## oak
// conv_mac
module conv_mac (
    input         clk,
    input         rst,           
    input         in_valid,
    input  [31:0] OperandA,      
    input  [31:0] OperandB,      
    input  [7:0]  kernel_size,
    output        out_valid,
    output [31:0] result
);
==> flow/config.mk <==
export PLATFORM = sky130hd
export DESIGN_NAME = conv_mac
export DESIGN_NICKNAME = conv_mac
export VERILOG_FILES = /design/flow/design.v
export SDC_FILE = /design/flow/constraint.sdc
export NUM_CORES = 4
export LEC_CHECK = 0
export ABC_AREA = 1
export CAP_MARGIN = 15
export CELL_PAD_IN_SITES_DETAIL_PLACEMENT = 0
export CELL_PAD_IN_SITES_GLOBAL_PLACEMENT = 2
export CORE_ASPECT_RATIO = 0.7
export CORE_MARGIN = 2
export CORE_UTILIZATION = 40
export CTS_CLUSTER_DIAMETER = 336
export CTS_CLUSTER_SIZE = 99
export MAX_ROUTING_LAYER = met4
export MIN_ROUTING_LAYER = met1
export PLACE_DENSITY_LB_ADDON = 0.3
export SLEW_MARGIN = 20
export TNS_END_PERCENT = 35
==> flow/constraint.sdc <==
create_clock -name core_clock -period 74.6 [get_ports {clk}]
set_input_delay 14.9200 -clock core_clock [delete_from_list [all_inputs] [get_ports {clk}]]
set_output_delay 14.9200 -clock core_clock [all_outputs]
set_load 0.01 [all_outputs]
run.sh (not shown) runs the stock make flow with config.mk's settings and CLKGATE_MAP_FILE=.
Input-level comparison between pine and oak:
Settings: MAX_ROUTING_LAYER: met4 -> unset; PLACE_DENSITY_LB_ADDON: 0.3 -> unset; TNS_END_PERCENT: 35 -> unset; CAP_MARGIN: 15 -> 20; CELL_PAD_IN_SITES_DETAIL_PLACEMENT: 0 -> unset; CORE_MARGIN: 2 -> 8; CTS_CLUSTER_DIAMETER: 336 -> unset; CTS_CLUSTER_SIZE: 99 -> unset; ABC_AREA: 1 -> unset; CORE_ASPECT_RATIO: 0.7 -> unset; MIN_ROUTING_LAYER: met1 -> unset; HOLD_SLACK_MARGIN: unset -> 0.18; the clock period (ns, I/O delays scaled along): 74.6 -> 44.0.
Results
Of oak and pine, the lower routability congestion estimate belongs to pine. Of oak and pine, the run reporting the lower layout clock buffer count was oak. Taking oak as the reference point, the multiplexer share of the synthesized area of pine rises by 3.9 points. Looking at startpoint of the worst setup timing path, the OperandB[6] result is from pine; the OperandB[28] one comes from oak. In pine the global-route usage turned out 0.32 points higher than in oak. After detailed routing, oak needs less wire than pine.
Input-level comparison between birch and pine:
Settings: CORE_ASPECT_RATIO: unset -> 1.57; ABC_AREA: unset -> 1; CELL_PAD_IN_SITES_GLOBAL_PLACEMENT: 2 -> unset; CAP_MARGIN: 20 -> 0; HOLD_SLACK_MARGIN: 0.18 -> unset; CORE_UTILIZATION: 40 -> 56; CTS_CLUSTER_DIAMETER: unset -> 320; TNS_END_PERCENT: unset -> 5; CORE_MARGIN: 8 -> 2; PLACE_DENSITY_LB_ADDON: unset -> 0.29; CTS_CLUSTER_SIZE: unset -> 100.
Notes after the runs:
pine has a lower maximum frequency than birch. The setup slack of birch is larger than that of pine. birch gives less clock latency on the worst-skew pair than pine did. Between birch and pine, fraction of area in multi-input gates is lower for birch, pine comes in above that. From pine to birch the numbers moved as follows: count of inserted antenna diode cells saw an increase, required time at the worst-slack endpoint decreased 0.03 ns. Changes observed in birch relative to pine: via count normalized by instance count -about 5%; met3 track demand over resource saw an increase.
The following lists how maple was set up differently from birch:
Settings: CTS_CLUSTER_SIZE changed from 100 to 60; CTS_CLUSTER_DIAMETER removed (was 320); TNS_END_PERCENT removed (was 5); CORE_ASPECT_RATIO removed (was 1.57); CORE_UTILIZATION changed from 56 to 66; PLACE_DENSITY_LB_ADDON removed (was 0.29); CAP_MARGIN changed from 0 to 20; ABC_AREA removed (was 1); the clock period (ns, I/O delays scaled along) changed from 44.0 to 37.4.
### Flow results
Between maple and birch, signal arrival time at the worst endpoint is higher for birch, maple comes in under that.
maple vs. birch: global-route wire length before repair picked up an extra 6.0 mm.
Cmp maple and birch / number of detailed-route iterations in the first pass / lower: birch
Going from birch to maple, the final RePlAce weighted congestion was found to have gone up by about 10%.
Taking birch as the reference, in maple count of non-CTS inverters in the layout now sits lower, floorplan die height went down about 28%.
Setup changes, maple to cedar
Settings: an added ABC_AREA of 1; an added CTS_CLUSTER_DIAMETER of 215; a change of CORE_UTILIZATION from 66 to 72.
--- outcome ---
Going from maple to cedar, routed wire length saw a decrease. Placement row count (cedar vs. maple) decreases by a few percent. Total core area in cedar is 3500 sq um below maple. Area share of and-or/or-and cells after synthesis ends up higher on maple. Post-synthesis instance total in cedar vs maple: up 1,463. [compare] base=maple new=cedar: post-synthesis average cell area saw a decrease, area of the multi-input gates increased about 1.2%, number of filler cells placed in the layout now smaller, worst setup slack -1.69 ns. cedar had finished all stages when the layout checks came back failing, citing setup timing.

* * *

run 1:
Starting RTL as in the previous note.
make LEC_CHECK=0 ABC_AREA=0 CAP_MARGIN=15 CELL_PAD_IN_SITES_DETAIL_PLACEMENT=0 CELL_PAD_IN_SITES_GLOBAL_PLACEMENT=2 CORE_MARGIN=2 CORE_UTILIZATION=43 CTS_CLUSTER_DIAMETER=336 CTS_CLUSTER_SIZE=99 MAX_ROUTING_LAYER=met4 MIN_ROUTING_LAYER=met1 PLACE_DENSITY_LB_ADDON=0.3 SLEW_MARGIN=20 TNS_END_PERCENT=35 finish   # period 74.6 ns
Run 1 reached the final stage; the timing, DRC and antenna checks on its layout passed.
Setup changes, run 1 to run 2
# run 1
export LEC_CHECK = 0
export ABC_AREA = 0
export CAP_MARGIN = 15
export CELL_PAD_IN_SITES_DETAIL_PLACEMENT = 0
export CELL_PAD_IN_SITES_GLOBAL_PLACEMENT = 2
export CORE_MARGIN = 2
export CORE_UTILIZATION = 43
export CTS_CLUSTER_DIAMETER = 336
export CTS_CLUSTER_SIZE = 99
export MAX_ROUTING_LAYER = met4
export MIN_ROUTING_LAYER = met1
export PLACE_DENSITY_LB_ADDON = 0.3
export SLEW_MARGIN = 20
export TNS_END_PERCENT = 35
create_clock -name core_clock -period 74.6 [get_ports {clk}]
# run 2
export LEC_CHECK = 0
export CAP_MARGIN = 20
export CORE_MARGIN = 2
export CORE_UTILIZATION = 10
export SLEW_MARGIN = 20
create_clock -name core_clock -period 52.4 [get_ports {clk}]
==> results <==
- Relative to run 1, the logic depth of the worst path, buffers included measured on run 2 has increased by a few percent.
- In the metrics for run 2 and run 1, the one carrying the higher final clock skew is run 1.
- Summary of the comparison: layout-stage area growth over the synthesis result is higher in run 2, relative to run 1.
- Summary of run 2 over run 1: wire length on met2 now larger, area of the die moved up.
- Comparing run 1 against run 2, there is no change at all in clock buffer count.
The inputs of run 3 differ from those of run 2 as listed below.
# run 2
export LEC_CHECK = 0
export CAP_MARGIN = 20
export CORE_MARGIN = 2
export CORE_UTILIZATION = 10
export SLEW_MARGIN = 20
create_clock -name core_clock -period 52.4 [get_ports {clk}]
# run 3
export LEC_CHECK = 0
export ABC_AREA = 1
export CAP_MARGIN = 5
export CORE_MARGIN = 2
export CORE_UTILIZATION = 72
export CTS_CLUSTER_DIAMETER = 215
export CTS_CLUSTER_SIZE = 60
export MAX_ROUTING_LAYER = met4
export SLEW_MARGIN = 20
create_clock -name core_clock -period 33.4 [get_ports {clk}]
Findings:
- Run 2 | status: complete | timing, DRC, antenna: pass
- Run 3: it failed during global routing, and the tool reported GRT-0116.
- Run 3 against run 2: synthesized area now sits higher; synthesized instance count moved up; core utilization before placement increased by 63 points relative to the old numbers.
- Looking only at post-synthesis net count, and setting everything else aside, the lower value of run 3 and run 2 goes to run 2.
- Post-cts gate resize count: run 3 > run 2
- The weighted congestion at the end of routability-driven global placement of run 3 exceeds that of run 2 by 29%.
- Against run 2, mean area per synthesized cell in run 3 fell by more than 10%.
- The final reports for run 3 and run 2 show area fraction in and, or, nand and nor cells after synthesis higher in the former.
> inputs changed (run 3 -> run 4)
# run 3
export LEC_CHECK = 0
export ABC_AREA = 1
export CAP_MARGIN = 5
export CORE_MARGIN = 2
export CORE_UTILIZATION = 72
export CTS_CLUSTER_DIAMETER = 215
export CTS_CLUSTER_SIZE = 60
export MAX_ROUTING_LAYER = met4
export SLEW_MARGIN = 20
create_clock -name core_clock -period 33.4 [get_ports {clk}]
# run 4
export LEC_CHECK = 0
export ABC_AREA = 1
export CAP_MARGIN = 20
export CORE_MARGIN = 2
export CORE_UTILIZATION = 40
export SLEW_MARGIN = 0
export TNS_END_PERCENT = 40
create_clock -name core_clock -period 43.3 [get_ports {clk}]
==> comparison <==
Comparing run 3 and run 4, the higher count of standard-cell rows was measured on run 4. Looking at the reports, run 4 completed the entire flow and the layout it produced met the timing, DRC and antenna checks. No final results exist for run 3, since it was stopped by error GRT-0116 during global routing. Changes observed in run 4 relative to run 3: placer's final routability congestion estimate saw a decrease; post-synthesis share of cell area spent on and, or, nand and nor gates ~0 delta. Lower die area goes to run 3 over run 4.
